### design/flow/config.mk
export PLATFORM = sky130hd
export DESIGN_NAME = DotProduct
export DESIGN_NICKNAME = DotProduct
export VERILOG_FILES = /design/flow/design.v
export SDC_FILE = /design/flow/constraint.sdc
export NUM_CORES = 4
export LEC_CHECK = 0
export CAP_MARGIN = 30
export CORE_MARGIN = 5
export CORE_UTILIZATION = 68
export GPL_TIMING_DRIVEN = 1
export SLEW_MARGIN = 40
### design/flow/design.v
module MAC(  
  input         clock,  
  input  [7:0]  io_a,  
  input  [7:0]  io_b,  
  input  [15:0] io_c,  
  output [16:0] io_y  
);
  reg [7:0] rA;  
  reg [7:0] rB;  
  reg [15:0] rC;  
  wire [15:0] mult;  
  assign mult = $signed(rA) * $signed(rB);  
  assign io_y = $signed(rC) + $signed(mult);  
  always @(posedge clock) begin
    rA <= io_a;
    rB <= io_b;
    rC <= io_c;
  end
endmodule
module Adder(  
  input         clock,  
  input  [16:0] io_a,  
  input  [16:0] io_b,  
  output [17:0] io_y  
);
  reg [16:0] rA;  
  reg [16:0] rB;  
  assign io_y = $signed(rA) + $signed(rB);  
  always @(posedge clock) begin
    rA <= io_a;
    rB <= io_b;
  end
endmodule
module Adder_8(  
  input         clock,  
  input  [17:0] io_a,  
  input  [17:0] io_b,  
  output [18:0] io_y  
);
  reg [17:0] rA;  
  reg [17:0] rB;  
  assign io_y = $signed(rA) + $signed(rB);  
  always @(posedge clock) begin
    rA <= io_a;
    rB <= io_b;
  end
endmodule
module Adder_12(  
  input         clock,  
  input  [18:0] io_a,  
  input  [18:0] io_b,  
  output [19:0] io_y  
);
  reg [18:0] rA;  
  reg [18:0] rB;  
  assign io_y = $signed(rA) + $signed(rB);  
  always @(posedge clock) begin
    rA <= io_a;
    rB <= io_b;
  end
endmodule
module Adder_14(  
  input         clock,  
  input  [19:0] io_a,  
  input  [19:0] io_b,  
  output [20:0] io_y  
);
  reg [19:0] rA;  
  reg [19:0] rB;  
  assign io_y = $signed(rA) + $signed(rB);  
  always @(posedge clock) begin
    rA <= io_a;
    rB <= io_b;
  end
endmodule
module DotProduct(  
  input         clock,  
  input  [7:0]  io_a_0,
  input  [7:0]  io_a_1,
  input  [7:0]  io_a_2,
  input  [7:0]  io_a_3,
  input  [7:0]  io_a_4,
  input  [7:0]  io_a_5,
  input  [7:0]  io_a_6,
  input  [7:0]  io_a_7,
  input  [7:0]  io_a_8,
  input  [7:0]  io_a_9,
  input  [7:0]  io_a_10,
  input  [7:0]  io_a_11,
  input  [7:0]  io_a_12,
  input  [7:0]  io_a_13,
  input  [7:0]  io_a_14,
  input  [7:0]  io_a_15,
  input  [7:0]  io_b_0,  
  input  [7:0]  io_b_1,  
  input  [7:0]  io_b_2,  
  input  [7:0]  io_b_3,  
  input  [7:0]  io_b_4,  
  input  [7:0]  io_b_5,  
  input  [7:0]  io_b_6,  
  input  [7:0]  io_b_7,  
  input  [7:0]  io_b_8,  
  input  [7:0]  io_b_9,  
  input  [7:0]  io_b_10,  
  input  [7:0]  io_b_11,  
  input  [7:0]  io_b_12,  
  input  [7:0]  io_b_13,  
  input  [7:0]  io_b_14,  
  input  [7:0]  io_b_15,  
  output [20:0] io_y  
);
  wire  m_0_clock;  
  wire [7:0] m_0_io_a;  
  wire [7:0] m_0_io_b;  
  wire [15:0] m_0_io_c;  
  wire [16:0] m_0_io_y;  
  wire  m_1_clock;  
  wire [7:0] m_1_io_a;  
  wire [7:0] m_1_io_b;  
  wire [15:0] m_1_io_c;  
  wire [16:0] m_1_io_y;  
  wire  m_2_clock;  
  wire [7:0] m_2_io_a;  
  wire [7:0] m_2_io_b;  
  wire [15:0] m_2_io_c;  
  wire [16:0] m_2_io_y;  
  wire  m_3_clock;  
  wire [7:0] m_3_io_a;  
  wire [7:0] m_3_io_b;  
  wire [15:0] m_3_io_c;  
  wire [16:0] m_3_io_y;  
  wire  m_4_clock;  
  wire [7:0] m_4_io_a;  
  wire [7:0] m_4_io_b;  
  wire [15:0] m_4_io_c;  
  wire [16:0] m_4_io_y;  
  wire  m_5_clock;  
  wire [7:0] m_5_io_a;  
  wire [7:0] m_5_io_b;  
  wire [15:0] m_5_io_c;  
  wire [16:0] m_5_io_y;  
  wire  m_6_clock;  
  wire [7:0] m_6_io_a;  
  wire [7:0] m_6_io_b;  
  wire [15:0] m_6_io_c;  
  wire [16:0] m_6_io_y;  
  wire  m_7_clock;  
  wire [7:0] m_7_io_a;  
  wire [7:0] m_7_io_b;  
  wire [15:0] m_7_io_c;  
  wire [16:0] m_7_io_y;  
  wire  m_8_clock;  
  wire [7:0] m_8_io_a;  
  wire [7:0] m_8_io_b;  
  wire [15:0] m_8_io_c;  
  wire [16:0] m_8_io_y;  
  wire  m_9_clock;  
  wire [7:0] m_9_io_a;  
  wire [7:0] m_9_io_b;  
  wire [15:0] m_9_io_c;  
  wire [16:0] m_9_io_y;  
  wire  m_10_clock;  
  wire [7:0] m_10_io_a;  
  wire [7:0] m_10_io_b;  
  wire [15:0] m_10_io_c;  
  wire [16:0] m_10_io_y;  
  wire  m_11_clock;  
  wire [7:0] m_11_io_a;  
  wire [7:0] m_11_io_b;  
  wire [15:0] m_11_io_c;  
  wire [16:0] m_11_io_y;  
  wire  m_12_clock;  
  wire [7:0] m_12_io_a;  
  wire [7:0] m_12_io_b;  
  wire [15:0] m_12_io_c;  
  wire [16:0] m_12_io_y;  
  wire  m_13_clock;  
  wire [7:0] m_13_io_a;  
  wire [7:0] m_13_io_b;  
  wire [15:0] m_13_io_c;  
  wire [16:0] m_13_io_y;  
  wire  m_14_clock;  
  wire [7:0] m_14_io_a;  
  wire [7:0] m_14_io_b;  
  wire [15:0] m_14_io_c;  
  wire [16:0] m_14_io_y;  
  wire  m_15_clock;  
  wire [7:0] m_15_io_a;  
  wire [7:0] m_15_io_b;  
  wire [15:0] m_15_io_c;  
  wire [16:0] m_15_io_y;  
  wire  a_0_0_clock;  
  wire [16:0] a_0_0_io_a;  
  wire [16:0] a_0_0_io_b;  
  wire [17:0] a_0_0_io_y;  
  wire  a_0_1_clock;  
  wire [16:0] a_0_1_io_a;  
  wire [16:0] a_0_1_io_b;  
  wire [17:0] a_0_1_io_y;  
  wire  a_0_2_clock;  
  wire [16:0] a_0_2_io_a;  
  wire [16:0] a_0_2_io_b;  
  wire [17:0] a_0_2_io_y;  
  wire  a_0_3_clock;  
  wire [16:0] a_0_3_io_a;  
  wire [16:0] a_0_3_io_b;  
  wire [17:0] a_0_3_io_y;  
  wire  a_0_4_clock;  
  wire [16:0] a_0_4_io_a;  
  wire [16:0] a_0_4_io_b;  
  wire [17:0] a_0_4_io_y;  
  wire  a_0_5_clock;  
  wire [16:0] a_0_5_io_a;  
  wire [16:0] a_0_5_io_b;  
  wire [17:0] a_0_5_io_y;  
  wire  a_0_6_clock;  
  wire [16:0] a_0_6_io_a;  
  wire [16:0] a_0_6_io_b;  
  wire [17:0] a_0_6_io_y;  
  wire  a_0_7_clock;  
  wire [16:0] a_0_7_io_a;  
  wire [16:0] a_0_7_io_b;  
  wire [17:0] a_0_7_io_y;  
  wire  a_1_0_clock;  
  wire [17:0] a_1_0_io_a;  
  wire [17:0] a_1_0_io_b;  
  wire [18:0] a_1_0_io_y;  
  wire  a_1_1_clock;  
  wire [17:0] a_1_1_io_a;  
  wire [17:0] a_1_1_io_b;  
  wire [18:0] a_1_1_io_y;  
  wire  a_1_2_clock;  
  wire [17:0] a_1_2_io_a;  
  wire [17:0] a_1_2_io_b;  
  wire [18:0] a_1_2_io_y;  
  wire  a_1_3_clock;  
  wire [17:0] a_1_3_io_a;  
  wire [17:0] a_1_3_io_b;  
  wire [18:0] a_1_3_io_y;  
  wire  a_2_0_clock;  
  wire [18:0] a_2_0_io_a;  
  wire [18:0] a_2_0_io_b;  
  wire [19:0] a_2_0_io_y;  
  wire  a_2_1_clock;  
  wire [18:0] a_2_1_io_a;  
  wire [18:0] a_2_1_io_b;  
  wire [19:0] a_2_1_io_y;  
  wire  a_3_0_clock;  
  wire [19:0] a_3_0_io_a;  
  wire [19:0] a_3_0_io_b;  
  wire [20:0] a_3_0_io_y;  
  MAC m_0 (  
    .clock(m_0_clock),
    .io_a(m_0_io_a),
    .io_b(m_0_io_b),
    .io_c(m_0_io_c),
    .io_y(m_0_io_y)
  );
  MAC m_1 (  
    .clock(m_1_clock),
    .io_a(m_1_io_a),
    .io_b(m_1_io_b),
    .io_c(m_1_io_c),
    .io_y(m_1_io_y)
  );
  MAC m_2 (  
    .clock(m_2_clock),
    .io_a(m_2_io_a),
    .io_b(m_2_io_b),
    .io_c(m_2_io_c),
    .io_y(m_2_io_y)
  );
  MAC m_3 (  
    .clock(m_3_clock),
    .io_a(m_3_io_a),
    .io_b(m_3_io_b),
    .io_c(m_3_io_c),
    .io_y(m_3_io_y)
  );
  MAC m_4 (  
    .clock(m_4_clock),
    .io_a(m_4_io_a),
    .io_b(m_4_io_b),
    .io_c(m_4_io_c),
    .io_y(m_4_io_y)
  );
  MAC m_5 (  
    .clock(m_5_clock),
    .io_a(m_5_io_a),
    .io_b(m_5_io_b),
    .io_c(m_5_io_c),
    .io_y(m_5_io_y)
  );
  MAC m_6 (  
    .clock(m_6_clock),
    .io_a(m_6_io_a),
    .io_b(m_6_io_b),
    .io_c(m_6_io_c),
    .io_y(m_6_io_y)
  );
  MAC m_7 (  
    .clock(m_7_clock),
    .io_a(m_7_io_a),
    .io_b(m_7_io_b),
    .io_c(m_7_io_c),
    .io_y(m_7_io_y)
  );
  MAC m_8 (  
    .clock(m_8_clock),
    .io_a(m_8_io_a),
    .io_b(m_8_io_b),
    .io_c(m_8_io_c),
    .io_y(m_8_io_y)
  );
  MAC m_9 (  
    .clock(m_9_clock),
    .io_a(m_9_io_a),
    .io_b(m_9_io_b),
    .io_c(m_9_io_c),
    .io_y(m_9_io_y)
  );
  MAC m_10 (  
    .clock(m_10_clock),
    .io_a(m_10_io_a),
    .io_b(m_10_io_b),
    .io_c(m_10_io_c),
    .io_y(m_10_io_y)
  );
  MAC m_11 (  
    .clock(m_11_clock),
    .io_a(m_11_io_a),
    .io_b(m_11_io_b),
    .io_c(m_11_io_c),
    .io_y(m_11_io_y)
  );
  MAC m_12 (  
    .clock(m_12_clock),
    .io_a(m_12_io_a),
    .io_b(m_12_io_b),
    .io_c(m_12_io_c),
    .io_y(m_12_io_y)
  );
  MAC m_13 (  
    .clock(m_13_clock),
    .io_a(m_13_io_a),
    .io_b(m_13_io_b),
    .io_c(m_13_io_c),
    .io_y(m_13_io_y)
  );
  MAC m_14 (  
    .clock(m_14_clock),
    .io_a(m_14_io_a),
    .io_b(m_14_io_b),
    .io_c(m_14_io_c),
    .io_y(m_14_io_y)
  );
  MAC m_15 (  
    .clock(m_15_clock),
    .io_a(m_15_io_a),
    .io_b(m_15_io_b),
    .io_c(m_15_io_c),
    .io_y(m_15_io_y)
  );
  Adder a_0_0 (  
    .clock(a_0_0_clock),
    .io_a(a_0_0_io_a),
    .io_b(a_0_0_io_b),
    .io_y(a_0_0_io_y)
  );
  Adder a_0_1 (  
    .clock(a_0_1_clock),
    .io_a(a_0_1_io_a),
    .io_b(a_0_1_io_b),
    .io_y(a_0_1_io_y)
  );
  Adder a_0_2 (  
    .clock(a_0_2_clock),
    .io_a(a_0_2_io_a),
    .io_b(a_0_2_io_b),
    .io_y(a_0_2_io_y)
  );
  Adder a_0_3 (  
    .clock(a_0_3_clock),
    .io_a(a_0_3_io_a),
    .io_b(a_0_3_io_b),
    .io_y(a_0_3_io_y)
  );
  Adder a_0_4 (  
    .clock(a_0_4_clock),
    .io_a(a_0_4_io_a),
    .io_b(a_0_4_io_b),
    .io_y(a_0_4_io_y)
  );
  Adder a_0_5 (  
    .clock(a_0_5_clock),
    .io_a(a_0_5_io_a),
    .io_b(a_0_5_io_b),
    .io_y(a_0_5_io_y)
  );
  Adder a_0_6 (  
    .clock(a_0_6_clock),
    .io_a(a_0_6_io_a),
    .io_b(a_0_6_io_b),
    .io_y(a_0_6_io_y)
  );
  Adder a_0_7 (  
    .clock(a_0_7_clock),
    .io_a(a_0_7_io_a),
    .io_b(a_0_7_io_b),
    .io_y(a_0_7_io_y)
  );
  Adder_8 a_1_0 (  
    .clock(a_1_0_clock),
    .io_a(a_1_0_io_a),
    .io_b(a_1_0_io_b),
    .io_y(a_1_0_io_y)
  );
  Adder_8 a_1_1 (  
    .clock(a_1_1_clock),
    .io_a(a_1_1_io_a),
    .io_b(a_1_1_io_b),
    .io_y(a_1_1_io_y)
  );
  Adder_8 a_1_2 (  
    .clock(a_1_2_clock),
    .io_a(a_1_2_io_a),
    .io_b(a_1_2_io_b),
    .io_y(a_1_2_io_y)
  );
  Adder_8 a_1_3 (  
    .clock(a_1_3_clock),
    .io_a(a_1_3_io_a),
    .io_b(a_1_3_io_b),
    .io_y(a_1_3_io_y)
  );
  Adder_12 a_2_0 (  
    .clock(a_2_0_clock),
    .io_a(a_2_0_io_a),
    .io_b(a_2_0_io_b),
    .io_y(a_2_0_io_y)
  );
  Adder_12 a_2_1 (  
    .clock(a_2_1_clock),
    .io_a(a_2_1_io_a),
    .io_b(a_2_1_io_b),
    .io_y(a_2_1_io_y)
  );
  Adder_14 a_3_0 (  
    .clock(a_3_0_clock),
    .io_a(a_3_0_io_a),
    .io_b(a_3_0_io_b),
    .io_y(a_3_0_io_y)
  );
  assign io_y = a_3_0_io_y;  
  assign m_0_clock = clock;  
  assign m_0_io_a = io_a_0;  
  assign m_0_io_b = io_b_0;  
  assign m_0_io_c = 16'sh0;  
  assign m_1_clock = clock;  
  assign m_1_io_a = io_a_1;  
  assign m_1_io_b = io_b_1;  
  assign m_1_io_c = 16'sh0;  
  assign m_2_clock = clock;  
  assign m_2_io_a = io_a_2;  
  assign m_2_io_b = io_b_2;  
  assign m_2_io_c = 16'sh0;  
  assign m_3_clock = clock;  
  assign m_3_io_a = io_a_3;  
  assign m_3_io_b = io_b_3;  
  assign m_3_io_c = 16'sh0;  
  assign m_4_clock = clock;  
  assign m_4_io_a = io_a_4;  
  assign m_4_io_b = io_b_4;  
  assign m_4_io_c = 16'sh0;  
  assign m_5_clock = clock;  
  assign m_5_io_a = io_a_5;  
  assign m_5_io_b = io_b_5;  
  assign m_5_io_c = 16'sh0;  
  assign m_6_clock = clock;  
  assign m_6_io_a = io_a_6;  
  assign m_6_io_b = io_b_6;  
  assign m_6_io_c = 16'sh0;  
  assign m_7_clock = clock;  
  assign m_7_io_a = io_a_7;  
  assign m_7_io_b = io_b_7;  
  assign m_7_io_c = 16'sh0;  
  assign m_8_clock = clock;  
  assign m_8_io_a = io_a_8;  
  assign m_8_io_b = io_b_8;  
  assign m_8_io_c = 16'sh0;  
  assign m_9_clock = clock;  
  assign m_9_io_a = io_a_9;  
  assign m_9_io_b = io_b_9;  
  assign m_9_io_c = 16'sh0;  
  assign m_10_clock = clock;  
  assign m_10_io_a = io_a_10;  
  assign m_10_io_b = io_b_10;  
  assign m_10_io_c = 16'sh0;  
  assign m_11_clock = clock;  
  assign m_11_io_a = io_a_11;  
  assign m_11_io_b = io_b_11;  
  assign m_11_io_c = 16'sh0;  
  assign m_12_clock = clock;  
  assign m_12_io_a = io_a_12;  
  assign m_12_io_b = io_b_12;  
  assign m_12_io_c = 16'sh0;  
  assign m_13_clock = clock;  
  assign m_13_io_a = io_a_13;  
  assign m_13_io_b = io_b_13;  
  assign m_13_io_c = 16'sh0;  
  assign m_14_clock = clock;  
  assign m_14_io_a = io_a_14;  
  assign m_14_io_b = io_b_14;  
  assign m_14_io_c = 16'sh0;  
  assign m_15_clock = clock;  
  assign m_15_io_a = io_a_15;  
  assign m_15_io_b = io_b_15;  
  assign m_15_io_c = 16'sh0;  
  assign a_0_0_clock = clock;  
  assign a_0_0_io_a = m_0_io_y;  
  assign a_0_0_io_b = m_1_io_y;  
  assign a_0_1_clock = clock;  
  assign a_0_1_io_a = m_2_io_y;  
  assign a_0_1_io_b = m_3_io_y;  
  assign a_0_2_clock = clock;  
  assign a_0_2_io_a = m_4_io_y;  
  assign a_0_2_io_b = m_5_io_y;  
  assign a_0_3_clock = clock;  
  assign a_0_3_io_a = m_6_io_y;  
  assign a_0_3_io_b = m_7_io_y;  
  assign a_0_4_clock = clock;  
  assign a_0_4_io_a = m_8_io_y;  
  assign a_0_4_io_b = m_9_io_y;  
  assign a_0_5_clock = clock;  
  assign a_0_5_io_a = m_10_io_y;  
  assign a_0_5_io_b = m_11_io_y;  
  assign a_0_6_clock = clock;  
  assign a_0_6_io_a = m_12_io_y;  
  assign a_0_6_io_b = m_13_io_y;  
  assign a_0_7_clock = clock;  
  assign a_0_7_io_a = m_14_io_y;  
  assign a_0_7_io_b = m_15_io_y;  
  assign a_1_0_clock = clock;  
  assign a_1_0_io_a = a_0_0_io_y;  
  assign a_1_0_io_b = a_0_1_io_y;  
  assign a_1_1_clock = clock;  
  assign a_1_1_io_a = a_0_2_io_y;  
  assign a_1_1_io_b = a_0_3_io_y;  
  assign a_1_2_clock = clock;  
  assign a_1_2_io_a = a_0_4_io_y;  
  assign a_1_2_io_b = a_0_5_io_y;  
  assign a_1_3_clock = clock;  
  assign a_1_3_io_a = a_0_6_io_y;  
  assign a_1_3_io_b = a_0_7_io_y;  
  assign a_2_0_clock = clock;  
  assign a_2_0_io_a = a_1_0_io_y;  
  assign a_2_0_io_b = a_1_1_io_y;  
  assign a_2_1_clock = clock;  
  assign a_2_1_io_a = a_1_2_io_y;  
  assign a_2_1_io_b = a_1_3_io_y;  
  assign a_3_0_clock = clock;  
  assign a_3_0_io_a = a_2_0_io_y;  
  assign a_3_0_io_b = a_2_1_io_y;  
endmodule
### design/flow/constraint.sdc
create_clock -name core_clock -period 3.52 [get_ports {clock}]
set_input_delay 0.7040 -clock core_clock [delete_from_list [all_inputs] [get_ports {clock}]]
set_output_delay 0.7040 -clock core_clock [all_outputs]
set_load 0.01 [all_outputs]
### design/flow/run.sh
#!/bin/bash
# the make line also repeats each setting of config.mk as NAME=value (left out here)
make -C /OpenROAD-flow-scripts/flow DESIGN_CONFIG=/design/flow/config.mk WORK_HOME=/design/flow/orfs CLKGATE_MAP_FILE= finish
==> flow_metrics.env, run 1 <==
# implementation run metrics
export IMPL_common_cells="sky130_fd_sc_hd__inv_1 (1,447), sky130_fd_sc_hd__fa_1 (895), sky130_fd_sc_hd__dfxtp_1 (758)"
export IMPL_critical_path_slowest_cell="sky130_fd_sc_hd__fa_1"
export IMPL_portion_of_total_power_attributed_to_sequential_cells=0.160
export IMPL_floorplan_initialDensity=0.686
export IMPL_cts_inserted_buffers=87
export IMPL_fmax_ghz=0.239
export IMPL_fin_crit_sh=1.19
export IMPL_clkPwrFrac=0.113
export IMPL_total_stage_count_of_the_critical_path=17
export IMPL_pwr_share_comb=0.727
export IMPL_power_largest_group="combinational cells"
export IMPL_routed_wire_length_per_instance_um=18.0
export IMPL_drt_total_wl_mm=170
export IMPL_clkLatencyLatePin_ns=0.68
export IMPL_total_power_mw=87.7
export IMPL_final_setup_violations=142
export IMPL_firstDrtPassIters=6
export IMPL_cp_end_kind="flip-flop"
export IMPL_synth_top_cell_by_area="sky130_fd_sc_hd__fa_1"
export IMPL_crit_path_cell_trace="and2_4 -> fa_1 -> inv_2 -> fa_1 -> inv_2 -> fa_1 -> inv_1 -> fa_2 -> inv_2 -> ha_4 -> o21ai_4 -> a21boi_2 -> o21ai_2 -> a21oi_2 -> buf_4 -> or4_1 -> nand3_1"
export IMPL_finalNonFillerCells=9444
export IMPL_ys_seq_elements=758
export IMPL_floorplan_die_width_um=322
export IMPL_vdd_ir_drop_max_v=0.000669
export IMPL_hold_start="a_1_3.rA[0]"
export IMPL_cp_num_buf_inv=5
export IMPL_max_slew_worst_pin_slew_ns=0.609
export IMPL_warning_count=33
export IMPL_switching_share=0.438
export IMPL_dominantRegCellSynth="sky130_fd_sc_hd__dfxtp_1"
export IMPL_final_max_slew_viol_count=0
export IMPL_timing_final_ws_setup_ns=-0.659
export IMPL_io_buf_count=277
export IMPL_yosys_area_share_adder=0.405
export IMPL_ys_top_cells_by_area="sky130_fd_sc_hd__fa_1 (27%), sky130_fd_sc_hd__dfxtp_1 (23%), sky130_fd_sc_hd__ha_1 (13%)"
export IMPL_critical_path_max_stage_delay_ns=0.53
export IMPL_yosysSeqAreaShare=0.229
export IMPL_drt_iter0_drc=3033
export IMPL_last_element_of_the_critical_path="a_0_5.rB[14]"
export IMPL_nNetsFinal=9961
export IMPL_worst_setup_path_start_kind="flip-flop"
export IMPL_r2r_worst_path_cells=17
export IMPL_die_height_um=322
export IMPL_post_synth_top_count_cell="sky130_fd_sc_hd__inv_1"
export IMPL_layout_area_seq_um2=15800
export IMPL_timing_setup_tns_ns=-45.98
export IMPL_startpoint="m_11.rA[6]"
export IMPL_yosys_area_share_aoi=0.0813
export IMPL_static_leakage_nw=40.5
export IMPL_netlist_area_leader_share=0.270
export IMPL_place_detailed_instances=9155
export IMPL_via_count_of_the_first_global_routing_pass=54900
export IMPL_post_route_drc_count=0
export IMPL_power_clock_total_mw=9.88
export IMPL_minimum_period_implied_by_the_final_worst_setup_slack_ns=4.18
export IMPL_simple_gate_share=0.144
export IMPL_timing_worst_setup_path_type="flip-flop to flip-flop"
export IMPL_net_switching_power_mw=38.4
export IMPL_dpl_worst_slack_ns=-0.694
export IMPL_crit_path_dat_ns=4.80
export IMPL_power_density_nw_per_um2=1020
export IMPL_antenna_left=0
export IMPL_worst_path_max_fanout=4
export IMPL_timing_hold_violations_final=0
export IMPL_pin_count=278
export IMPL_fp_nets=8755
export IMPL_core_rowCount=114
export IMPL_final_setup_skew_ns=0.0202
export IMPL_via_count_of_the_routed_design=51400
export IMPL_gp_congestion=0.897
export IMPL_detail_route_vias_per_cell=5.45
export IMPL_grt_start_max_net_pins=16
export IMPL_cts_tree="done"
export IMPL_htreeDepth=3
export IMPL_comb_area_um2=50100
export IMPL_place_hpwl_mm=120
export IMPL_ys_types=74
export IMPL_pwr_group_sequential_mw=14.0
export IMPL_maxCapViolCount=0
export IMPL_path_delay_family="adder cells"
export IMPL_check_failures="negative setup slack"
export IMPL_setup_repair_after_global_routing_missed_its_margin="yes"
export IMPL_r2r_path_end="a_0_5.rB[14]"
export IMPL_timing_hold_worst_path_depth=1
export IMPL_syn2layout_area_growth_pct=29.1
export IMPL_clk_pin_slew_ns=0.06
export IMPL_hold_buffers=0
export IMPL_asyncSetResetFlopFracSynth=0
export IMPL_synth_cellmix_xorXnorShare=0.0541
export IMPL_slew_limit_headroom=0.590
export IMPL_synth_edff_count=0
export IMPL_grt_first_pass_wirelength_mm=266
export IMPL_worst_hold_path_endpoint="a_2_1.rB[0]"
export IMPL_cellInternalPower_mw=49.3
export IMPL_final_fill_count=4640
export IMPL_initial_antenna_violation_count=5
export IMPL_fin_hold_ws_ns=0.450
export IMPL_place_area_um2=77500
export IMPL_syn_area_um2=66300
export IMPL_yosys_stat_chipArea_um2=66300
export IMPL_clock_path_buffers=3
export IMPL_power_combinational_mw=63.7
export IMPL_grtUsageTotal=0.311
export IMPL_global_route_overflow_total=0
export IMPL_regToRegStartpoint="m_11.rA[6]"
export IMPL_ys_sh_mux=0.00389
export IMPL_chip_area_um2=104000
export IMPL_hold_path_class="flip-flop to flip-flop"
export IMPL_worst_endpoint_required_ns=4.14
export IMPL_avgSynthCellArea_um2=9.63
export IMPL_synth_yosys_warnings=5
export IMPL_synth_comb_largest_family="adder cells"
export IMPL_clkSinkCount=758
export IMPL_layout_cell_area_non_filler_um2=85600
export IMPL_run_status="complete, but fails checks"
export IMPL_synth_cells_yosys=6888
export IMPL_post_synthesis_cells=6888
export IMPL_clk_root_buffer_cell="sky130_fd_sc_hd__clkbuf_16"
export IMPL_layout_core_utilization=0.885
export IMPL_ff2ff_setup_slack_ns=-0.66
export IMPL_placeableCoreArea_um2=96700
layout make-up:
cell class / count / area share
Clock buffer: 106 / 0.0280
Inverter: 1448 / 0.0638
Timing Repair Buffer: 1123 / 0.111
Tap cell: 1276 / 0.0186
Sequential cell: 758 / 0.184
Antenna cell: 2 / 0.0000585
Multi-Input combinational cell: 4676 / 0.585
Clock inverter: 55 / 0.00848
metal layers:
layer  routed length, um  share of wire  track usage
met5                  27        0.00016            0
met2               84600           0.50        0.535
met4                6620          0.039       0.0989
met3               10300          0.061       0.0559
met1               68500           0.40        0.402
repair_timing:
| action | 4_1_cts | 5_1_grt |
|---|---|---|
| pin swaps | 323 | 325 |
| setup buffers | 82 | 87 |
| resized | 695 | 520 |
| endpoints found under the setup margin | 146 | 155 |
==> inputs of run 2 (changes only) <==
Settings changed: CAP_MARGIN 30 to 20, CORE_MARGIN 5 to 2, CORE_UTILIZATION 68 to 63, GPL_TIMING_DRIVEN 1 to default, SLEW_MARGIN 40 to 20.
Clock period 3.52 ns to 1.62 ns, I/O delays scaled along.
==> run 2 against run 1 <==
Against the previous run: hold slack got worse by 0.39 ns; critical path depth decreased by 1; via count increased by 5.4%; non-clock buffer count increased by 516; the layout still fails its checks (negative setup slack); critical path type unchanged; design area increased by 9.2%; clock-buffer cell count increased by 1; sequential share of layout area decreased by 1.4 points; utilization increased by 0.68 points.
==> flow_metrics.env, run 2 <==
# implementation run metrics
export IMPL_run_status="complete, but fails checks"
export IMPL_check_failures="negative setup slack"
export IMPL_worst_hold_path_endpoint="m_4.rA[7]"
export IMPL_synth_yosys_warnings=5
export IMPL_portion_of_total_power_attributed_to_sequential_cells=0.147
export IMPL_global_route_usage_met3=0.0358
export IMPL_simple_gate_share=0.144
export IMPL_timing_worst_setup_path_type="flip-flop to flip-flop"
export IMPL_clk_root_buffer_cell="sky130_fd_sc_hd__clkbuf_16"
export IMPL_initial_antenna_violation_count=9
export IMPL_path_delay_family="adder cells"
export IMPL_switching_share=0.431
export IMPL_yosys_stat_chipArea_um2=66300
export IMPL_worst_setup_path_start_kind="flip-flop"
export IMPL_cts_inserted_buffers=87
export IMPL_asyncSetResetFlopFracSynth=0
export IMPL_pin_count=278
export IMPL_total_stage_count_of_the_critical_path=16
export IMPL_nNetsFinal=10500
export IMPL_r2r_worst_path_cells=16
export IMPL_critical_path_max_stage_delay_ns=0.53
export IMPL_fin_crit_sh=2.61
export IMPL_global_route_overflow_total=0
export IMPL_routed_wire_length_per_instance_um=18.5
export IMPL_netlist_area_leader_share=0.270
export IMPL_pwr_share_comb=0.755
export IMPL_place_detailed_instances=9763
export IMPL_hold_buffers=0
export IMPL_clkPwrFrac=0.098
export IMPL_floorplan_die_width_um=328
export IMPL_clkSinkCount=758
export IMPL_gr_max_usage_layer="met2"
export IMPL_die_height_um=328
export IMPL_timing_hold_worst_path_depth=1
export IMPL_fmax_ghz=0.237
export IMPL_grt_first_pass_wirelength_mm=264
export IMPL_r2r_path_end="a_0_6.rB[14]"
export IMPL_ys_top_cells_by_area="sky130_fd_sc_hd__fa_1 (27%), sky130_fd_sc_hd__dfxtp_1 (23%), sky130_fd_sc_hd__ha_1 (13%)"
export IMPL_net_switching_power_mw=91.1
export IMPL_dpl_worst_slack_ns=-2.58
export IMPL_hold_path_class="input pin to flip-flop"
export IMPL_grtUsageTotal=0.298
export IMPL_power_combinational_mw=160
export IMPL_pwr_group_sequential_mw=31.0
export IMPL_detail_route_vias_per_cell=5.38
export IMPL_via_count_of_the_first_global_routing_pass=55600
export IMPL_crit_path_dat_ns=4.84
export IMPL_worst_endpoint_required_ns=2.24
export IMPL_synth_cells_yosys=6888
export IMPL_timing_final_ws_setup_ns=-2.61
export IMPL_post_synth_top_count_cell="sky130_fd_sc_hd__inv_1"
export IMPL_gp_congestion=0.901
export IMPL_synth_cellmix_xorXnorShare=0.0541
export IMPL_startpoint="m_13.rA[0]"
export IMPL_chip_area_um2=108000
export IMPL_power_density_nw_per_um2=2260
export IMPL_worst_path_max_fanout=3
export IMPL_critPathMostFrequentCell="sky130_fd_sc_hd__fa_1"
export IMPL_drt_iter0_drc=2985
export IMPL_cp_end_kind="flip-flop"
export IMPL_groute_layer_met2_usage=0.527
export IMPL_htreeDepth=3
export IMPL_synth_edff_count=0
export IMPL_crit_path_cell_trace="buf_4 -> nand2b_1 -> fa_1 -> fa_1 -> inv_1 -> fa_1 -> inv_1 -> fa_1 -> inv_2 -> ha_4 -> o21ai_4 -> a21boi_2 -> o21ai_2 -> a21oi_2 -> or4_4 -> nand4_1"
export IMPL_grt_start_max_net_pins=15
export IMPL_drt_total_wl_mm=186
export IMPL_maxCapViolCount=0
export IMPL_post_route_drc_count=0
export IMPL_last_element_of_the_critical_path="a_0_6.rB[14]"
export IMPL_via_count_of_the_routed_design=54200
export IMPL_avgSynthCellArea_um2=9.63
export IMPL_critical_path_slowest_cell="sky130_fd_sc_hd__fa_1"
export IMPL_floorplan_initialDensity=0.633
export IMPL_hold_start="io_a_4[7]"
export IMPL_syn2layout_area_growth_pct=41.0
export IMPL_core_rowCount=119
export IMPL_post_synthesis_cells=6888
export IMPL_common_cells="sky130_fd_sc_hd__inv_1 (1,447), sky130_fd_sc_hd__fa_1 (895), sky130_fd_sc_hd__dfxtp_1 (758)"
export IMPL_vdd_ir_drop_max_v=0.00178
export IMPL_minimum_period_implied_by_the_final_worst_setup_slack_ns=4.23
export IMPL_cellInternalPower_mw=120
export IMPL_static_leakage_nw=43.6
export IMPL_final_setup_violations=398
export IMPL_yosysSeqAreaShare=0.229
export IMPL_clock_path_buffers=3
export IMPL_power_clock_total_mw=20.8
export IMPL_synth_comb_largest_family="adder cells"
export IMPL_antenna_left=0
export IMPL_max_slew_worst_pin_slew_ns=0.642
export IMPL_yosys_area_share_adder=0.405
export IMPL_warning_count=31
export IMPL_synth_top_cell_by_area="sky130_fd_sc_hd__fa_1"
export IMPL_cts_tree="done"
export IMPL_fp_nets=8755
export IMPL_placeableCoreArea_um2=105000
export IMPL_ys_types=74
export IMPL_clk_pin_slew_ns=0.07
export IMPL_finalNonFillerCells=10100
export IMPL_syn_area_um2=66300
export IMPL_io_buf_count=277
export IMPL_regToRegStartpoint="m_13.rA[0]"
export IMPL_gr_usage_met1=0.382
export IMPL_ys_sh_mux=0.00389
export IMPL_firstDrtPassIters=6
export IMPL_dominantRegCellSynth="sky130_fd_sc_hd__dfxtp_1"
export IMPL_final_max_slew_viol_count=0
export IMPL_final_setup_skew_ns=0.0322
export IMPL_power_largest_group="combinational cells"
export IMPL_ys_seq_elements=758
export IMPL_ff2ff_setup_slack_ns=-2.61
export IMPL_clkLatencyLatePin_ns=0.69
export IMPL_cp_num_buf_inv=4
export IMPL_setup_repair_after_global_routing_missed_its_margin="yes"
export IMPL_yosys_area_share_aoi=0.0813
export IMPL_timing_hold_violations_final=0
export IMPL_slew_limit_headroom=0.561
export IMPL_place_hpwl_mm=125
==> run 2: layout make-up <==
class                      instances  area (um^2)
multi-input combinational       4676        53700
sequential                       758        15900
timing repair buffer            1639        13700
fill                            4683        11300
inverter                        1448         5450
clock buffer                     107         2410
tap                             1391         1740
clock inverter                    55          568
antenna                            6         15.0
==> run 2: per-stage QoR <==
step | total power, mW | TNS, ns | instance area (um^2) | hold WS, ns | utilization
floorplan | 114 | -350.52 | 69200 | 0.352 | -
global placement | 159 | -446.22 | 82800 | 0.424 | 0.790
detailed placement | 163 | -457.99 | 82800 | 0.453 | 0.790
CTS | 190 | -476.00 | 86900 | 0.0173 | 0.829
global route | 227 | -509.46 | 93500 | 0.0532 | 0.892
finish | 212 | -472.28 | 93500 | 0.0589 | 0.892
==> run 2: layer usage <==
layer	vias up	wire (um)
met5	-	53
met4	8	8560
met3	639	9730
met2	1690	96100
met1	26800	71900
li1	25100	-
==> run 2: what timing repair did <==
action | CTS | global route
gates resized | 273 | 1395
pin swaps | 122 | 626
cloned | 0 | 0
endpoints found under the setup margin | 410 | 425
setup buffers | 38 | 158
==> inputs of run 3 (changes only) <==
Settings changed: CORE_ASPECT_RATIO from default to 0.73, CORE_UTILIZATION 63 to 71, PLACE_DENSITY_LB_ADDON from default to 0.02, SETUP_SLACK_MARGIN from default to 1.31.
Clock period 1.62 ns to 4.61 ns, I/O delays scaled along.
==> run 3 against run 2 <==
Against the previous run: the run now finishes clean; clock skew up 0.0038 ns; combinational power down 72%; first-iteration DRC count up 17%; sequential share of layout area up 2.9 points; hold slack better by 0.39 ns; sequential power down 65%; non-clock buffer count down 1179; largest power group unchanged; highest routed layer unchanged.
==> flow_metrics.env, run 3 <==
# implementation run metrics
export IMPL_run_status="finished clean"
export IMPL_startpoint="m_1.rB[2]"
export IMPL_io_buf_count=277
export IMPL_final_setup_skew_ns=0.0360
export IMPL_last_element_of_the_critical_path="a_0_0.rB[15]"
export IMPL_setup_repair_after_global_routing_missed_its_margin="yes"
export IMPL_path_delay_family="adder cells"
export IMPL_r2r_worst_path_cells=16
export IMPL_crit_path_cell_trace="and2_4 -> fa_1 -> inv_2 -> fa_1 -> inv_1 -> fa_1 -> inv_2 -> fa_1 -> inv_2 -> ha_4 -> inv_4 -> o21ai_4 -> o31a_1 -> a311oi_2 -> a21oi_1 -> xnor2_1"
export IMPL_via_count_of_the_first_global_routing_pass=50300
export IMPL_vdd_ir_drop_max_v=0.000641
export IMPL_maxCapViolCount=0
export IMPL_cellInternalPower_mw=34.3
export IMPL_fin_crit_sh=0.924
export IMPL_yosys_stat_chipArea_um2=66300
export IMPL_initial_antenna_violation_count=11
export IMPL_regToRegStartpoint="m_1.rB[2]"
export IMPL_gp_congestion=0.944
export IMPL_yosys_area_share_aoi=0.0813
export IMPL_pwr_share_comb=0.712
export IMPL_avgSynthCellArea_um2=9.63
export IMPL_post_synth_top_count_cell="sky130_fd_sc_hd__inv_1"
export IMPL_total_stage_count_of_the_critical_path=16
export IMPL_r2r_path_end="a_0_0.rB[15]"
export IMPL_ys_top_cells_by_area="sky130_fd_sc_hd__fa_1 (27%), sky130_fd_sc_hd__dfxtp_1 (23%), sky130_fd_sc_hd__ha_1 (13%)"
export IMPL_clkSinkCount=758
export IMPL_firstDrtPassIters=6
export IMPL_global_route_overflow_total=0
export IMPL_floorplan_die_width_um=362
export IMPL_core_rowCount=95
export IMPL_ff2ff_setup_slack_ns=0.35
export IMPL_htreeDepth=3
export IMPL_worst_setup_path_start_kind="flip-flop"
export IMPL_synth_edff_count=0
export IMPL_timing_hold_worst_path_depth=1
export IMPL_warning_count=29
export IMPL_antenna_left=0
export IMPL_place_hpwl_mm=118
export IMPL_power_largest_group="combinational cells"
export IMPL_synth_yosys_warnings=5
export IMPL_floorplan_initialDensity=0.719
export IMPL_power_clock_total_mw=7.30
export IMPL_minimum_period_implied_by_the_final_worst_setup_slack_ns=4.26
export IMPL_simple_gate_share=0.144
export IMPL_portion_of_total_power_attributed_to_sequential_cells=0.173
export IMPL_power_density_nw_per_um2=793
export IMPL_cts_tree="done"
export IMPL_post_route_drc_count=0
export IMPL_max_slew_worst_pin_slew_ns=0.569
export IMPL_clkPwrFrac=0.116
export IMPL_timing_hold_violations_final=0
export IMPL_grt_start_max_net_pins=16
export IMPL_syn_area_um2=66300
export IMPL_synth_cellmix_xorXnorShare=0.0541
export IMPL_crit_path_dat_ns=4.82
export IMPL_pwr_group_sequential_mw=10.9
export IMPL_asyncSetResetFlopFracSynth=0
export IMPL_synth_cells_yosys=6888
export IMPL_fmax_ghz=0.235
export IMPL_ys_sh_mux=0.00389
export IMPL_hold_start="a_0_1.rA[0]"
export IMPL_cp_num_buf_inv=5
export IMPL_cp_end_kind="flip-flop"
export IMPL_slew_limit_headroom=0.617
export IMPL_chip_area_um2=95900
export IMPL_switching_share=0.457
export IMPL_critical_path_max_stage_delay_ns=0.55
export IMPL_net_switching_power_mw=28.9
export IMPL_netlist_area_leader_share=0.270
export IMPL_via_count_of_the_routed_design=49000
export IMPL_detail_route_vias_per_cell=5.63
export IMPL_routed_wire_length_per_instance_um=18.6
export IMPL_nNetsFinal=9292
export IMPL_ys_seq_elements=758
export IMPL_power_combinational_mw=45.0
export IMPL_die_height_um=265
export IMPL_static_leakage_nw=37.3
export IMPL_timing_setup_tns_ns=0
export IMPL_post_synthesis_cells=6888
export IMPL_yosys_area_share_adder=0.405
export IMPL_fp_nets=8755
export IMPL_critical_path_slowest_cell="sky130_fd_sc_hd__fa_1"
export IMPL_worst_endpoint_required_ns=5.17
export IMPL_critPathMostFrequentCell="sky130_fd_sc_hd__fa_1"
export IMPL_synth_top_cell_by_area="sky130_fd_sc_hd__fa_1"
export IMPL_clkLatencyLatePin_ns=0.69
export IMPL_worst_hold_path_endpoint="a_1_0.rB[0]"
export IMPL_final_setup_violations=0
export IMPL_final_max_slew_viol_count=0
export IMPL_grt_first_pass_wirelength_mm=254
export IMPL_drt_total_wl_mm=162
export IMPL_clk_root_buffer_cell="sky130_fd_sc_hd__clkbuf_16"
export IMPL_dominantRegCellSynth="sky130_fd_sc_hd__dfxtp_1"
export IMPL_layout_core_utilization=0.864
export IMPL_synth_comb_largest_family="adder cells"
export IMPL_ys_types=74
export IMPL_cts_inserted_buffers=81
export IMPL_placeableCoreArea_um2=92200
export IMPL_hold_path_class="flip-flop to flip-flop"
export IMPL_clk_pin_slew_ns=0.07
export IMPL_syn2layout_area_growth_pct=20.1
export IMPL_drt_iter0_drc=3502
export IMPL_clock_path_buffers=3
export IMPL_pin_count=278
export IMPL_worst_path_max_fanout=8
export IMPL_grtUsageTotal=0.328
export IMPL_common_cells="sky130_fd_sc_hd__inv_1 (1,447), sky130_fd_sc_hd__fa_1 (895), sky130_fd_sc_hd__dfxtp_1 (758)"
export IMPL_yosysSeqAreaShare=0.229
export IMPL_timing_worst_setup_path_type="flip-flop to flip-flop"
-- run 3: per-stage QoR --
step | cell area (um^2) | total power [mW] | setup slack, ns | cells | hold slack, ns
2_1_floorplan | 67800 | 38.8 | 0.675 | 6888 | 0.420
3_3_place_gp | 72100 | 47.0 | 0.442 | 8371 | 0.434
3_5_place_dp | 72100 | 48.2 | 0.336 | 8371 | 0.439
4_1_cts | 76800 | 58.0 | 0.413 | 8595 | 0.453
5_1_grt | 79700 | 67.8 | 0.182 | 8703 | 0.456
6_report | 79700 | 63.2 | 0.349 | 8704 | 0.447
-- run 3: cell type report --
class | count | area (um^2)
Multi-Input combinational cell | 4676 | 49600
Tap cell | 1212 | 1520
Antenna cell | 1 | 2.50
Sequential cell | 758 | 15900
Fill cell | 4729 | 12600
Timing Repair Buffer | 460 | 4280
Inverter | 1448 | 5450
Clock inverter | 44 | 614
Clock buffer | 105 | 2320
-- run 3: repair_timing --
action,4_1_cts,5_1_grt
hold buffers,0,0
buffers inserted,75,108
pin swaps,136,243
setup endpoints to repair,164,172
resized,437,541
-- run 3: metal layers --
metal / track usage / share of wire / up-vias
li1: - / - / 22700
met1: 0.466 / 0.43 / 24200
met2: 0.524 / 0.47 / 1730
met3: 0.0641 / 0.078 / 328
met4: 0.0714 / 0.026 / 16
met5: 0 / 0.00072 / -
==> inputs of run 4 (changes only) <==
Settings changed: CORE_ASPECT_RATIO 0.73 to default, CORE_UTILIZATION 71 to 72, CTS_CLUSTER_DIAMETER from default to 285, HOLD_SLACK_MARGIN from default to -0.09, MAX_ROUTING_LAYER from default to met4, PLACE_DENSITY from default to 0.64, PLACE_DENSITY_LB_ADDON 0.02 to default, SETUP_SLACK_MARGIN 1.31 to default.
Clock period 4.61 ns to 3.73 ns, I/O delays scaled along.
==> run 4 against run 3 <==
Against the previous run: now fails the layout checks on negative setup slack; total power rose by 29%; via count rose by 11%; area after synthesis did not move; sequential cell count did not move; synthesized cell count did not move; utilization rose by 5.0 points; clock skew fell by 0.010 ns; non-clock buffer count rose by 560; combinational power rose by 33%; final cell count rose by 6.2%; critical path depth fell by 1; critical path type unchanged.
==> flow_metrics.env, run 4 <==
# implementation run metrics
export IMPL_cellInternalPower_mw=44.6
export IMPL_routed_top_layer="met4"
export IMPL_clock_path_buffers=3
export IMPL_htreeDepth=3
export IMPL_total_stage_count_of_the_critical_path=15
export IMPL_simple_gate_share=0.144
export IMPL_floorplan_initialDensity=0.725
export IMPL_critical_path_max_stage_delay_ns=0.56
export IMPL_worst_hold_path_endpoint="a_1_3.rA[0]"
export IMPL_synth_top_cell_by_area="sky130_fd_sc_hd__fa_1"
export IMPL_worst_endpoint_required_ns=4.29
export IMPL_minimum_period_implied_by_the_final_worst_setup_slack_ns=4.46
export IMPL_portion_of_total_power_attributed_to_sequential_cells=0.163
export IMPL_setup_repair_after_global_routing_missed_its_margin="yes"
export IMPL_cp_num_buf_inv=5
export IMPL_maxCapViolCount=0
export IMPL_timing_final_ws_setup_ns=-0.731
export IMPL_timing_worst_setup_path_type="flip-flop to flip-flop"
export IMPL_total_power_mw=81.5
export IMPL_pin_count=278
export IMPL_r2r_path_end="a_0_0.rA[13]"
export IMPL_r2r_worst_path_cells=15
export IMPL_hold_path_class="flip-flop to flip-flop"
export IMPL_worst_path_max_fanout=7
export IMPL_via_count_of_the_routed_design=54300
export IMPL_power_largest_group="combinational cells"
export IMPL_place_hpwl_mm=121
export IMPL_placeableCoreArea_um2=91500
export IMPL_cts_inserted_buffers=83
export IMPL_net_switching_power_mw=36.9
export IMPL_vdd_ir_drop_max_v=0.000799
export IMPL_pwr_group_sequential_mw=13.3
export IMPL_met3_wirelength_mm=13.7
export IMPL_avgSynthCellArea_um2=9.63
export IMPL_clkLatencyLatePin_ns=0.69
export IMPL_routed_wl_met2_mm=96.7
export IMPL_yosys_area_share_aoi=0.0813
export IMPL_post_synth_top_count_cell="sky130_fd_sc_hd__inv_1"
export IMPL_fmax_ghz=0.224
export IMPL_ff2ff_setup_slack_ns=-0.73
export IMPL_grt_first_pass_wirelength_mm=278
export IMPL_antenna_left=0
export IMPL_final_max_slew_viol_count=0
export IMPL_power_density_nw_per_um2=975
export IMPL_synth_cells_yosys=6888
export IMPL_yosysSeqAreaShare=0.229
export IMPL_timing_hold_violations_final=0
export IMPL_cts_tree="done"
export IMPL_detail_route_vias_per_cell=5.87
export IMPL_ys_top_cells_by_area="sky130_fd_sc_hd__fa_1 (27%), sky130_fd_sc_hd__dfxtp_1 (23%), sky130_fd_sc_hd__ha_1 (13%)"
export IMPL_run_status="complete, but fails checks"
export IMPL_pwr_share_comb=0.732
export IMPL_synth_cellmix_xorXnorShare=0.0541
export IMPL_ys_seq_elements=758
export IMPL_syn_area_um2=66300
export IMPL_final_setup_skew_ns=0.0256
export IMPL_warning_count=32
export IMPL_clkPwrFrac=0.105
export IMPL_final_setup_violations=106
export IMPL_regToRegStartpoint="m_0.rA[4]"
export IMPL_fp_nets=8755
export IMPL_cp_end_kind="flip-flop"
export IMPL_post_synthesis_cells=6888
export IMPL_initial_antenna_violation_count=10
export IMPL_clkSinkCount=758
export IMPL_hold_start="a_0_6.rB[0]"
export IMPL_routed_wire_length_per_instance_um=20.9
export IMPL_netlist_area_leader_share=0.270
export IMPL_startpoint="m_0.rA[4]"
export IMPL_fin_crit_sh=1.20
export IMPL_ys_sh_mux=0.00389
export IMPL_grt_start_max_net_pins=15
export IMPL_yosys_stat_chipArea_um2=66300
export IMPL_power_clock_total_mw=8.59
export IMPL_synth_edff_count=0
export IMPL_global_route_overflow_total=0
export IMPL_die_height_um=308
export IMPL_critical_path_slowest_cell="sky130_fd_sc_hd__fa_1"
export IMPL_dominantRegCellSynth="sky130_fd_sc_hd__dfxtp_1"
export IMPL_clk_root_buffer_cell="sky130_fd_sc_hd__clkbuf_16"
export IMPL_fin_hold_ws_ns=0.460
export IMPL_common_cells="sky130_fd_sc_hd__inv_1 (1,447), sky130_fd_sc_hd__fa_1 (895), sky130_fd_sc_hd__dfxtp_1 (758)"
export IMPL_drt_total_wl_mm=194
export IMPL_last_element_of_the_critical_path="a_0_0.rA[13]"
export IMPL_io_buf_count=277
export IMPL_syn2layout_area_growth_pct=26.1
export IMPL_path_delay_family="adder cells"
export IMPL_asyncSetResetFlopFracSynth=0
export IMPL_check_failures="negative setup slack"
export IMPL_core_rowCount=111
export IMPL_crit_path_dat_ns=5.02
export IMPL_clk_pin_slew_ns=0.07
export IMPL_yosys_area_share_adder=0.405
export IMPL_worst_setup_path_start_kind="flip-flop"
export IMPL_timing_hold_worst_path_depth=1
export IMPL_wirelength_met1_mm=70.3
export IMPL_chip_area_um2=94600
export IMPL_slew_limit_headroom=0.555
export IMPL_post_route_drc_count=0
export IMPL_power_combinational_mw=59.7
export IMPL_synth_comb_largest_family="adder cells"
export IMPL_hold_buffers=0
export IMPL_grtUsageTotal=0.376
export IMPL_firstDrtPassIters=8
export IMPL_gp_congestion=0.906
export IMPL_switching_share=0.452
export IMPL_max_slew_worst_pin_slew_ns=0.662
export IMPL_layout_core_utilization=0.914
export IMPL_static_leakage_nw=39.8
export IMPL_ys_types=74
export IMPL_synth_yosys_warnings=5
export IMPL_via_count_of_the_first_global_routing_pass=56600
export IMPL_crit_path_cell_trace="and2_4 -> fa_1 -> inv_1 -> fa_1 -> fa_1 -> fa_1 -> inv_2 -> ha_4 -> inv_1 -> o21a_1 -> nor3_4 -> a2111oi_4 -> buf_4 -> buf_6 -> xnor2_2"
export IMPL_drt_iter0_drc=4248
export IMPL_critPathMostFrequentCell="sky130_fd_sc_hd__fa_1"
export IMPL_floorplan_die_width_um=308
export IMPL_nNetsFinal=9854
[run 4: cell type report]
class	instances	area [um^2]
Inverter	1448	5450
Clock buffer	113	2390
Antenna cell	9	22.5
Fill cell	3507	7890
Multi-Input combinational cell	4676	49500
Clock inverter	36	412
Tap cell	1186	1480
Timing Repair Buffer	1020	8550
Sequential cell	758	15800
[run 4: layer usage]
| layer | up-vias | GRT usage |
|---|---|---|
| li1 | 23800 | - |
| met1 | 26600 | 0.446 |
| met2 | 2808 | 0.644 |
| met3 | 1018 | 0.0503 |
| met4 | 0 | 0.162 |
| met5 | - | - |
[run 4: per-stage QoR]
step,setup WS [ns],instances,area (um^2),TNS [ns]
after global routing,-0.737,9244,83600,-40.79
final,-0.731,9246,83600,-30.66
after floorplan,-0.205,6888,67500,-1.58
after CTS,-0.359,9199,81700,-14.28
after global placement,-0.348,8980,76500,-14.90
after detailed placement,-0.484,8980,76500,-21.76
[run 4: what timing repair did]
| item | 4_1_cts | 5_1_grt |
|---|---|---|
| gates resized | 604 | 489 |
| setup buffers | 74 | 65 |
| endpoints found under the setup margin | 117 | 137 |
| pin swaps | 240 | 285 |
| gates cloned | 0 | 0 |
==> inputs of run 5 (changes only) <==
Settings changed: CAP_MARGIN 20 to 5, CORE_MARGIN 2 to 5, CTS_CLUSTER_DIAMETER 285 to default, GPL_TIMING_DRIVEN from default to 1, HOLD_SLACK_MARGIN -0.09 to default, MAX_ROUTING_LAYER met4 to default, PLACE_DENSITY 0.64 to 0.65, SLEW_MARGIN 20 to 40.
Clock period 3.73 ns to 4.04 ns, I/O delays scaled along.
==> run 5 against run 4 <==
Against the previous run: still fails the layout checks on negative setup slack; largest power group unchanged; sequential cell count is the same; global-route usage shrank 3.9 points; sequential power shrank 9%; hold slack lost 0.013 ns; via count shrank 1.5%; worst setup slack gained 0.42 ns; critical path depth is the same; synthesized cell count is the same; register-to-register slack gained 0.42 ns; combinational power shrank 11%; clock skew shrank 0.0051 ns.
==> flow_metrics.env, run 5 <==
# implementation run metrics
export IMPL_regToRegStartpoint="m_3.rB[0]"
export IMPL_chip_area_um2=98300
export IMPL_timing_hold_violations_final=0
export IMPL_setup_repair_after_global_routing_missed_its_margin="yes"
export IMPL_worst_path_max_fanout=3
export IMPL_synth_edff_count=0
export IMPL_syn2layout_area_growth_pct=25.5
export IMPL_clk_pin_slew_ns=0.07
export IMPL_pwr_group_sequential_mw=12.1
export IMPL_place_area_um2=75200
export IMPL_post_synthesis_cells=6888
export IMPL_synth_cellmix_xorXnorShare=0.0541
export IMPL_switching_share=0.452
export IMPL_timing_final_ws_setup_ns=-0.312
export IMPL_layout_core_utilization=0.910
export IMPL_die_height_um=314
export IMPL_grtUsageTotal=0.336
export IMPL_worst_endpoint_required_ns=4.63
export IMPL_last_element_of_the_critical_path="a_0_1.rB[15]"
export IMPL_final_setup_skew_ns=0.0205
export IMPL_simple_gate_share=0.144
export IMPL_via_count_of_the_routed_design=53500
export IMPL_r2r_path_end="a_0_1.rB[15]"
export IMPL_initial_antenna_violation_count=6
export IMPL_asyncSetResetFlopFracSynth=0
export IMPL_maxCapViolCount=0
export IMPL_dominantRegCellSynth="sky130_fd_sc_hd__dfxtp_1"
export IMPL_clk_root_buffer_cell="sky130_fd_sc_hd__clkbuf_16"
export IMPL_firstDrtPassIters=6
export IMPL_post_route_drc_count=0
export IMPL_warning_count=30
export IMPL_grt_first_pass_wirelength_mm=272
export IMPL_cts_tree="done"
export IMPL_synth_comb_largest_family="adder cells"
export IMPL_avgSynthCellArea_um2=9.63
export IMPL_vdd_ir_drop_max_v=0.000640
export IMPL_floorplan_initialDensity=0.725
export IMPL_max_slew_worst_pin_slew_ns=0.732
export IMPL_nNetsFinal=9828
export IMPL_cellInternalPower_mw=40.3
export IMPL_common_cells="sky130_fd_sc_hd__inv_1 (1,447), sky130_fd_sc_hd__fa_1 (895), sky130_fd_sc_hd__dfxtp_1 (758)"
export IMPL_power_clock_total_mw=8.35
export IMPL_cp_num_buf_inv=4
export IMPL_ys_types=74
export IMPL_crit_path_cell_trace="and2_4 -> fa_1 -> inv_1 -> fa_1 -> inv_2 -> fa_1 -> inv_2 -> fa_1 -> inv_2 -> ha_4 -> nor2b_4 -> nor4_4 -> o31ai_4 -> o41ai_2 -> xnor2_1"
export IMPL_syn_area_um2=66300
export IMPL_antenna_left=0
export IMPL_critPathMostFrequentCell="sky130_fd_sc_hd__fa_1"
export IMPL_final_fill_count=3657
export IMPL_net_switching_power_mw=33.2
export IMPL_run_status="complete, but fails checks"
export IMPL_final_max_slew_viol_count=0
export IMPL_path_delay_family="adder cells"
export IMPL_via_count_of_the_first_global_routing_pass=55900
export IMPL_critical_path_slowest_cell="sky130_fd_sc_hd__fa_1"
export IMPL_detail_route_vias_per_cell=5.80
export IMPL_fmax_ghz=0.230
export IMPL_portion_of_total_power_attributed_to_sequential_cells=0.165
export IMPL_critical_path_max_stage_delay_ns=0.56
export IMPL_total_stage_count_of_the_critical_path=15
export IMPL_clkSinkCount=758
export IMPL_cp_end_kind="flip-flop"
export IMPL_yosysSeqAreaShare=0.229
export IMPL_grt_start_max_net_pins=15
export IMPL_ys_seq_elements=758
export IMPL_fp_nets=8755
export IMPL_worst_hold_path_endpoint="a_2_0.rA[0]"
export IMPL_yosys_stat_chipArea_um2=66300
export IMPL_synth_top_cell_by_area="sky130_fd_sc_hd__fa_1"
export IMPL_core_rowCount=111
export IMPL_io_buf_count=277
export IMPL_yosys_area_share_aoi=0.0813
export IMPL_minimum_period_implied_by_the_final_worst_setup_slack_ns=4.35
export IMPL_static_leakage_nw=39.6
export IMPL_drt_total_wl_mm=189
export IMPL_post_synth_top_count_cell="sky130_fd_sc_hd__inv_1"
export IMPL_ys_sh_mux=0.00389
export IMPL_layout_cell_area_non_filler_um2=83300
export IMPL_floorplan_die_width_um=314
export IMPL_crit_path_dat_ns=4.94
export IMPL_htreeDepth=3
export IMPL_comb_area_um2=49100
export IMPL_power_combinational_mw=53.0
export IMPL_hold_path_class="flip-flop to flip-flop"
export IMPL_check_failures="negative setup slack"
export IMPL_netlist_area_leader_share=0.270
export IMPL_ff2ff_setup_slack_ns=-0.31
export IMPL_synth_yosys_warnings=5
export IMPL_power_largest_group="combinational cells"
export IMPL_global_route_overflow_total=0
export IMPL_cts_inserted_buffers=86
export IMPL_clkPwrFrac=0.114
export IMPL_final_setup_violations=50
export IMPL_place_hpwl_mm=120
export IMPL_hold_start="a_1_0.rA[0]"
export IMPL_startpoint="m_3.rB[0]"
export IMPL_synth_cells_yosys=6888
export IMPL_r2r_worst_path_cells=15
export IMPL_clock_path_buffers=3
export IMPL_ys_top_cells_by_area="sky130_fd_sc_hd__fa_1 (27%), sky130_fd_sc_hd__dfxtp_1 (23%), sky130_fd_sc_hd__ha_1 (13%)"
export IMPL_placeableCoreArea_um2=91500
export IMPL_fin_crit_sh=1.08
export IMPL_slew_limit_headroom=0.508
export IMPL_pin_count=278
export IMPL_clkLatencyLatePin_ns=0.69
export IMPL_yosys_area_share_adder=0.405
export IMPL_worst_setup_path_start_kind="flip-flop"
export IMPL_pwr_share_comb=0.721
export IMPL_timing_worst_setup_path_type="flip-flop to flip-flop"
export IMPL_routed_wire_length_per_instance_um=20.5
export IMPL_power_density_nw_per_um2=882
export IMPL_gp_congestion=0.908
export IMPL_layout_area_seq_um2=15800
export IMPL_drt_iter0_drc=4461
export IMPL_timing_hold_worst_path_depth=1
-- run 5: repair_timing --
| action | 4_1_cts | 5_1_grt |
|---|---|---|
| endpoints found under the setup margin | 86 | 92 |
| hold buffers | 0 | 0 |
| pin swaps | 194 | 432 |
| gates resized | 564 | 711 |
| setup buffers | 59 | 68 |
-- run 5: per-stage QoR --
step / hold slack (ns) / setup slack, ns / total power [mW] / setup TNS, ns / std cells
finish: 0.447 / -0.312 / 73.4 / -5.42 / 9218
global route: 0.469 / -0.391 / 78.6 / -12.82 / 9218
CTS: 0.451 / -0.114 / 67.2 / -0.455 / 9156
detailed placement: 0.438 / -0.360 / 55.7 / -8.82 / 8942
global placement: 0.445 / -0.244 / 54.2 / -4.10 / 8942
floorplan: 0.420 / 0.000161 / 42.2 / 0 / 6888
-- run 5: final cells by class --
type / count / share of cell area
flip-flops and latches: 758 / 0.189
multi-input cells: 4676 / 0.590
inverters: 1448 / 0.0653
clock inverters: 42 / 0.00658
well taps: 1186 / 0.0178
repair buffers: 991 / 0.102
diodes: 3 / 0.0000902
clock buffers: 114 / 0.0297
-- run 5: metal layers --
metal	GRT usage	wire length (um)	vias up
met2	0.596	95300	2531
met5	0	26	-
li1	-	-	23800
met4	0.126	11600	4
met1	0.421	69700	26300
met3	0.0476	12500	902
==> inputs of run 6 (changes only) <==
Settings changed: ABC_AREA from default to 1, CORE_UTILIZATION 72 to 36, CTS_CLUSTER_SIZE from default to 70, GPL_ROUTABILITY_DRIVEN from default to 0, MIN_ROUTING_LAYER from default to met1, PLACE_DENSITY 0.65 to 0.58, SETUP_SLACK_MARGIN from default to 0.05, TNS_END_PERCENT from default to 20.
Clock period 4.04 ns to 8.51 ns, I/O delays scaled along.
==> run 6 against run 5 <==
Against the previous run: the run now finishes clean; clock power is 47% lower; final cell count is 37% higher; synthesized cell count grew 41%; via count is 5.3% higher; global-route usage is 18 points lower; clock-buffer cell count shrank 3; utilization fell by 51 points.
==> flow_metrics.env, run 6 <==
# implementation run metrics
export IMPL_critical_path_max_stage_delay_ns=0.66
export IMPL_hold_start="a_0_5.rA[0]"
export IMPL_yosys_area_share_adder=0.368
export IMPL_global_route_usage_met3=0.0225
export IMPL_post_cts_resize_count=0
export IMPL_timing_worst_setup_path_type="flip-flop to primary output"
export IMPL_yosys_stat_chipArea_um2=73100
export IMPL_asyncSetResetFlopFracSynth=0
export IMPL_ff2ff_setup_slack_ns=4.27
export IMPL_yosys_area_share_aoi=0.0470
export IMPL_drt_total_wl_mm=166
export IMPL_pwr_group_sequential_mw=5.81
export IMPL_clock_path_buffers=3
export IMPL_comb_area_um2=47000
export IMPL_critical_path_slowest_cell="sky130_fd_sc_hd__clkdlybuf4s50_1"
export IMPL_firstDrtPassIters=6
export IMPL_worst_setup_path_start_kind="flip-flop"
export IMPL_gr_max_usage_layer="met2"
export IMPL_grt_first_pass_wirelength_mm=283
export IMPL_die_height_um=460
export IMPL_place_hpwl_mm=141
export IMPL_initial_antenna_violation_count=10
export IMPL_cts_inserted_buffers=98
export IMPL_gr_usage_met1=0.203
export IMPL_dominantRegCellSynth="sky130_fd_sc_hd__dfxtp_1"
export IMPL_worst_hold_path_endpoint="a_1_2.rB[0]"
export IMPL_fin_crit_sh=0.607
export IMPL_pwr_share_comb=0.670
export IMPL_floorplan_die_width_um=460
export IMPL_layout_cell_area_non_filler_um2=81800
export IMPL_last_element_of_the_critical_path="io_y[8]"
export IMPL_detail_route_vias_per_cell=4.47
export IMPL_timing_hold_worst_path_depth=1
export IMPL_synth_cells_yosys=9707
export IMPL_via_count_of_the_routed_design=56300
export IMPL_clkLatencyLatePin_ns=0.73
export IMPL_layout_area_seq_um2=15200
export IMPL_cp_end_kind="primary output"
export IMPL_final_setup_violations=0
export IMPL_r2r_path_end="a_0_7.rA[15]"
export IMPL_global_route_overflow_total=0
export IMPL_timing_hold_violations_final=0
export IMPL_crit_path_cell_trace="ha_1 -> inv_1 -> fa_1 -> inv_1 -> nand3_1 -> nand3_1 -> nand2_1 -> nand2_2 -> xor2_1 -> clkdlybuf4s50_1"
export IMPL_simple_gate_share=0.194
export IMPL_portion_of_total_power_attributed_to_sequential_cells=0.187
export IMPL_startpoint="a_3_0.rA[0]"
export IMPL_yosysSeqAreaShare=0.208
export IMPL_clk_root_buffer_cell="sky130_fd_sc_hd__clkbuf_16"
export IMPL_grt_start_max_net_pins=15
export IMPL_power_largest_group="combinational cells"
export IMPL_total_stage_count_of_the_critical_path=10
export IMPL_via_count_of_the_first_global_routing_pass=59100
export IMPL_io_buf_count=277
export IMPL_path_delay_family="buffers and inverters"
export IMPL_clk_pin_slew_ns=0.06
export IMPL_synth_cellmix_xorXnorShare=0.0344
export IMPL_final_setup_skew_ns=0.0240
export IMPL_warning_count=26
export IMPL_hold_buffers=0
export IMPL_pin_count=278
export IMPL_ys_top_cells_by_area="sky130_fd_sc_hd__fa_1 (25%), sky130_fd_sc_hd__dfxtp_1 (21%), sky130_fd_sc_hd__inv_1 (14%)"
export IMPL_clkPwrFrac=0.143
export IMPL_power_clock_total_mw=4.45
export IMPL_maxCapViolCount=0
export IMPL_timing_setup_tns_ns=0
export IMPL_core_rowCount=165
export IMPL_ys_sh_mux=0
export IMPL_grtUsageTotal=0.161
export IMPL_syn_area_um2=73100
export IMPL_fmax_ghz=0.194
export IMPL_floorplan_initialDensity=0.361
export IMPL_place_area_um2=78300
export IMPL_minimum_period_implied_by_the_final_worst_setup_slack_ns=5.17
export IMPL_final_fill_count=20500
export IMPL_worst_endpoint_required_ns=6.81
export IMPL_clkSinkCount=758
export IMPL_post_synthesis_cells=9707
export IMPL_static_leakage_nw=47.2
export IMPL_synth_comb_largest_family="adder cells"
export IMPL_r2r_worst_path_cells=16
export IMPL_routed_wire_length_per_instance_um=13.2
export IMPL_regToRegStartpoint="m_14.rB[2]"
export IMPL_final_max_slew_viol_count=0
export IMPL_max_slew_worst_pin_slew_ns=0.651
export IMPL_cts_tree="done"
export IMPL_run_status="finished clean"
export IMPL_cellInternalPower_mw=15.5
export IMPL_power_density_nw_per_um2=380
export IMPL_syn2layout_area_growth_pct=11.9
export IMPL_htreeDepth=3
export IMPL_switching_share=0.501
export IMPL_avgSynthCellArea_um2=7.53
export IMPL_worst_path_max_fanout=4
export IMPL_cp_num_buf_inv=3
export IMPL_groute_layer_met2_usage=0.283
export IMPL_post_cts_buffers=0
export IMPL_slew_limit_headroom=0.565
export IMPL_ys_seq_elements=758
export IMPL_synth_edff_count=0
export IMPL_setup_repair_after_global_routing_missed_its_margin="no"
export IMPL_placeableCoreArea_um2=202000
export IMPL_chip_area_um2=212000
export IMPL_antenna_left=0
export IMPL_common_cells="sky130_fd_sc_hd__inv_1 (2,666), sky130_fd_sc_hd__nand2_1 (2,478), sky130_fd_sc_hd__fa_1 (895)"
export IMPL_synth_top_cell_by_area="sky130_fd_sc_hd__fa_1"
export IMPL_post_synth_top_count_cell="sky130_fd_sc_hd__inv_1"
export IMPL_synth_yosys_warnings=5
export IMPL_nNetsFinal=11700
export IMPL_crit_path_dat_ns=3.46
export IMPL_hold_path_class="flip-flop to flip-flop"
export IMPL_power_combinational_mw=20.8
export IMPL_fp_nets=11600
export IMPL_post_route_drc_count=0
export IMPL_ys_types=36
export IMPL_net_switching_power_mw=15.6
export IMPL_vdd_ir_drop_max_v=0.000203
export IMPL_drt_iter0_drc=2841
export IMPL_netlist_area_leader_share=0.245
-- run 6: per-layer routing --
metal	part of all wire	up-vias
li1	-	28600
met1	0.44	26400
met5	0	-
met2	0.48	1080
met3	0.044	252
met4	0.036	0
-- run 6: metrics by stage --
step                      std cells  total power [mW]  setup WS (ns)  hold slack [ns]   util
after global routing          12600              34.9           3.12            0.473  0.405
after floorplan                9707              21.1           4.55            0.420      -
after detailed placement      12400              26.7           4.10            0.443  0.387
after CTS                     12600              31.5           3.27            0.458  0.405
after global placement        12400              26.6           4.14            0.448  0.387
final                         12600              31.1           3.34            0.450  0.405
-- run 6: layout make-up --
| cell class | instances | share of cell area |
|---|---|---|
| clock inverter | 73 | 0.0116 |
| sequential | 758 | 0.186 |
| tap | 2672 | 0.0409 |
| multi-input combinational | 6040 | 0.574 |
| antenna | 4 | 0.000122 |
| inverter | 2668 | 0.122 |
| clock buffer | 111 | 0.0311 |
| timing repair buffer | 277 | 0.0339 |
Power figures rest on the tool's default switching activity, not on a simulated workload.
